==> flow/design.v (excerpt) <==
module APB_INT_Count#(
    parameter DATA_WIDTH = 32,
    parameter ADDR_WIDTH = 16
) 
(
    input  wire                     PCLK,         
    input  wire                     PRESETn,      
    input  wire                     PSEL,         
    input  wire                     PENABLE,      
    input  wire                     PWRITE,       
    input  wire [ADDR_WIDTH-1:0]    PADDR,        
    input  wire [DATA_WIDTH-1:0]    PWDATA,       
    output reg  [DATA_WIDTH-1:0]    PRDATA,       
    output reg                      PREADY,       
    output reg                      PSLVERR,      
    output  wire                    linux_irq,    
    output  wire                    lim_irq,      
    output  wire                    itim_irq,     
    input  wire                     linux_ack,    
    input  wire                     lim_ack,      
    input  wire                     itim_ack      
);
    reg [DATA_WIDTH-1:0] control_regs[0:3];           
    reg [DATA_WIDTH-1:0] linux_count[0:9];            
    reg [DATA_WIDTH-1:0] lim_count[0:9];              
    reg [DATA_WIDTH-1:0] itim_count[0:9];             
    reg invalid_access;   
    always @(posedge PCLK) begin
        if (!PRESETn) begin
            integer x;
            for (x = 0; x < 10; x = x + 1) begin
                linux_count[x] <= {DATA_WIDTH{1'b0}};
            end
        end else if (PSEL && PENABLE && PWRITE && (PADDR == 16'h0010)) begin
            linux_count[0] <= PWDATA;   
        end else if (linux_irq) begin
            linux_count[0] <= linux_count[0] + 1;
        end else if (linux_ack) begin
            integer j;
            for (j = 9; j > 0; j = j - 1) begin
  ...
Size: roughly 5900 cells after synthesis, about 93 I/O pins, ~47000 um^2 of cells after synthesis.
Settings: LEC_CHECK=0, CAP_MARGIN=20, CORE_MARGIN=2, CORE_UTILIZATION=40, SLEW_MARGIN=20; clock period 6.76 ns.
run.sh (not shown) runs the stock make flow with config.mk's settings and CLKGATE_MAP_FILE=.
Next try:
- CORE_UTILIZATION: 40 -> 70
- CTS_CLUSTER_SIZE: not set -> 62
- SETUP_SLACK_MARGIN: not set -> 0.51
- clock period: 6.76 -> 3.76 ns (I/O delays scaled with it)
After rerunning:
- The changed run completed without violations
- worst hold slack gets worse by 0.41 ns
- first-iteration DRC count rises by 32%
- core utilization rose by 36 points
- die size came out lower by 42%
- routed wire length came out lower by 4.0%
- area after synthesis stays the same
- worst setup slack degrades by 1.2 ns
- register-to-register slack got worse by 2.8 ns
- cell count is lower by 7.2%
Next try:
- CORE_ASPECT_RATIO: not set -> 1.07
- CORE_UTILIZATION: 70 -> 39
- CTS_CLUSTER_SIZE: 62 -> 92
- HOLD_SLACK_MARGIN: not set -> 0.1
- SETUP_SLACK_MARGIN: 0.51 -> not set
- SLEW_MARGIN: 20 -> 25
- clock period: 3.76 -> 10.0 ns (I/O delays scaled with it)
Result: The changed run passed the timing, design-rule and antenna checks. Routed wire length rises by 3.4%. Synthesized area is unchanged. Cell area came out lower by 2.3%. Worst setup slack improved by 3.2 ns. Final cell count increases by 8.5%. Worst hold slack gets better by 0.40 ns. Die area rose by 78%. Count of clock-buffer cells in the layout is higher by 4. Power shrinks by 62%. Via count drops by 5.8%.
Next try:
- CORE_ASPECT_RATIO: 1.07 -> not set
- CORE_UTILIZATION: 39 -> 72
- CTS_CLUSTER_DIAMETER: not set -> 374
- CTS_CLUSTER_SIZE: 92 -> 14
- HOLD_SLACK_MARGIN: 0.1 -> not set
- PLACE_DENSITY_LB_ADDON: not set -> 0.06
- SLEW_MARGIN: 25 -> 20
- clock period: 10.0 -> 5.34 ns (I/O delays scaled with it)
After rerunning: Register-to-register slack loses 4.4 ns. Clock power rises by 43%. Worst hold slack gets worse by 0.035 ns. Synthesized area is unchanged. Die size fell by about 45%. Sequential power goes up by about 90%.
Next try:
- CORE_UTILIZATION: 72 -> 40
- CTS_CLUSTER_DIAMETER: 374 -> not set
- CTS_CLUSTER_SIZE: 14 -> not set
- PLACE_DENSITY_LB_ADDON: 0.06 -> not set
- clock period: 5.34 -> 10.0 ns (I/O delays scaled with it)
Result:
- The changed run finished with timing, DRC and antenna clean
- cell area increases by 3.5%
- non-clock buffer count decreases by 28
- via count decreases by 3.7%
- worst setup slack improved by 2.2 ns
- area after synthesis stays the same
- routed wire length increases by 7.8%
- total power decreases by 39%
- final cell count increases by 11%
- clock skew decreases by 0.012 ns
- first-iteration DRC count decreases by 26%
Next try:
- ABC_AREA: not set -> 1
- CAP_MARGIN: 20 -> 40
- CORE_ASPECT_RATIO: not set -> 1.41
- CORE_UTILIZATION: 40 -> 72
- CTS_CLUSTER_DIAMETER: not set -> 45
- CTS_CLUSTER_SIZE: not set -> 10
- HOLD_SLACK_MARGIN: not set -> 0.3
- PLACE_DENSITY: not set -> 0.42
- SETUP_SLACK_MARGIN: not set -> 1.12
- clock period: 10.0 -> 3.76 ns (I/O delays scaled with it)
After rerunning: The new run went through all stages and came out clean; register-to-register slack got worse by 5.1 ns; critical path depth rose by 4; sequential power rose to 3.0 times its value; clock-buffer cell count rose by 3; wire length fell by 9.4%; global-route usage rose by 15 points; cell area rose by 8.9%; synthesized area rose by 9.1%; synthesized cell count rose by about 23%.
Power is estimated from default activity; no workload was simulated.
